==> run X <==
==> flow/design.v (excerpt) <==
module AuctionSearch(
  input         clock,
  input         reset,
  output        io_rewardIn_0_ready,
  input         io_rewardIn_0_valid,
  input  [7:0]  io_rewardIn_0_reward,
  input  [10:0] io_rewardIn_0_idx,
  input         io_rewardIn_0_last,
  output [10:0] io_agentIdx_0,
  input  [7:0]  io_price_0,
  output        io_rewardIn_1_ready,
  input         io_rewardIn_1_valid,
  input  [7:0]  io_rewardIn_1_reward,
  input  [10:0] io_rewardIn_1_idx,
  output [10:0] io_agentIdx_1,
  input  [7:0]  io_price_1,
  output        io_rewardIn_2_ready,
  input         io_rewardIn_2_valid,
  input  [7:0]  io_rewardIn_2_reward,
  input  [10:0] io_rewardIn_2_idx,
  output [10:0] io_agentIdx_2,
  input  [7:0]  io_price_2,
  output        io_rewardIn_3_ready,
  input         io_rewardIn_3_valid,
  input  [7:0]  io_rewardIn_3_reward,
  input  [10:0] io_rewardIn_3_idx,
  output [10:0] io_agentIdx_3,
  input  [7:0]  io_price_3,
  output        io_rewardIn_4_ready,
  input         io_rewardIn_4_valid,
  input  [7:0]  io_rewardIn_4_reward,
  input  [10:0] io_rewardIn_4_idx,
  output [10:0] io_agentIdx_4,
  input  [7:0]  io_price_4,
  output        io_rewardIn_5_ready,
  input         io_rewardIn_5_valid,
  input  [7:0]  io_rewardIn_5_reward,
  input  [10:0] io_rewardIn_5_idx,
  output [10:0] io_agentIdx_5,
  input  [7:0]  io_price_5,
  output        io_rewardIn_6_ready,
  input         io_rewardIn_6_valid,
  input  [7:0]  io_rewardIn_6_reward,
  input  [10:0] io_rewardIn_6_idx,
  output [10:0] io_agentIdx_6,
  input  [7:0]  io_price_6,
  output        io_rewardIn_7_ready,
  input         io_rewardIn_7_valid,
  input  [7:0]  io_rewardIn_7_reward,
  input  [10:0] io_rewardIn_7_idx,
  output [10:0] io_agentIdx_7,
  input  [7:0]  io_price_7,
  input         io_resultOut_ready,
  output        io_resultOut_valid,
  output [10:0] io_resultOut_winner,
  output [7:0]  io_resultOut_bid
);
make LEC_CHECK=0 ABC_AREA=1 CAP_MARGIN=20 CORE_MARGIN=2 CORE_UTILIZATION=66 HOLD_SLACK_MARGIN=0.3 PLACE_DENSITY=0.6 SLEW_MARGIN=20 finish   # period 2.51 ns
run.sh (not shown) runs the stock make flow with config.mk's settings and CLKGATE_MAP_FILE=.
==> inputs of run M, as changes to run X <==
Settings changed: ABC_AREA 1 to not set, CORE_UTILIZATION 66 to 40, HOLD_SLACK_MARGIN 0.3 to not set, SETUP_SLACK_MARGIN set to 0.42.
==> flow/constraint.sdc (replaced) <==
create_clock -name core_clock -period 3.8 [get_ports {clock}]
set_input_delay 0.7600 -clock core_clock [delete_from_list [all_inputs] [get_ports {clock}]]
set_output_delay 0.7600 -clock core_clock [all_outputs]
set_load 0.01 [all_outputs]
==> inputs of run A, as changes to run X <==
Settings changed: ABC_AREA 1 to not set, CORE_UTILIZATION 66 to 9, HOLD_SLACK_MARGIN 0.3 to not set.
==> flow/constraint.sdc (replaced) <==
create_clock -name core_clock -period 4.15 [get_ports {clock}]
set_input_delay 0.8300 -clock core_clock [delete_from_list [all_inputs] [get_ports {clock}]]
set_output_delay 0.8300 -clock core_clock [all_outputs]
set_load 0.01 [all_outputs]
==> inputs of run B, as changes to run X <==
Settings changed: CORE_UTILIZATION 66 to 72, CTS_CLUSTER_DIAMETER set to 249, HOLD_SLACK_MARGIN 0.3 to not set, MAX_ROUTING_LAYER set to met4, PLACE_DENSITY 0.6 to 0.36, SETUP_SLACK_MARGIN set to 0.18.
==> flow/constraint.sdc (replaced) <==
create_clock -name core_clock -period 2.15 [get_ports {clock}]
set_input_delay 0.4300 -clock core_clock [delete_from_list [all_inputs] [get_ports {clock}]]
set_output_delay 0.4300 -clock core_clock [all_outputs]
set_load 0.01 [all_outputs]
==> results <==
Clock input transition at the sequential cells of the worst setup and hold paths: run A 0.07 ns; run B -; run M 0.06 ns; run X 0.07 ns
Detailed-route wire length per cell: run A 13.1 um; run B -; run M 17.7 um; run X 21.4 um
Share of total power consumed by net switching: run A 27.2%; run B -; run M 26.3%; run X 33.8%
# Cells Yosys: run A 6125; run B 7304; run M 6125; run X 7304
Result of the run: run A no timing/DRC/antenna violations; run B did not finish; run M no timing/DRC/antenna violations; run X failed layout checks
Stage where the flow stopped: run A -; run B global routing (5_1_grt); run M -; run X -
Layout check failures: run A -; run B -; run M -; run X max-capacitance violations, max-slew violations, negative setup slack
Maximum fanout count along the critical path: run A 7; run B -; run M 6; run X 6
Tot Pwr: run A 23.1 mW; run B -; run M 25.2 mW; run X 46.9 mW
Arrival time at the worst endpoint: run A 3.05 ns; run B -; run M 2.75 ns; run X 4.46 ns
Setup crit start: run A search.slast_runningWinner_oldPrice[0]$_SDFFE_PP0P_; run B -; run M search.slast_runningWinner_oldPrice[0]$_SDFFE_PP0P_; run X search.slast_runningWinner_benefit[5]$_SDFFE_PP0P_
Capture point of the critical path: run A io_resultOut_bid[6]; run B -; run M io_resultOut_bid[6]; run X search.slast_runningWinner_runningBid[1]$_SDFFE_PP0P_
Logic depth of the worst path, buffers included: run A 10; run B -; run M 10; run X 15
Routed via count: run A 42.0k; run B -; run M 42.1k; run X 56.7k
DRC violation count after routing: run A 0; run B -; run M 0; run X 0
Power is estimated from default activity; no workload was simulated.
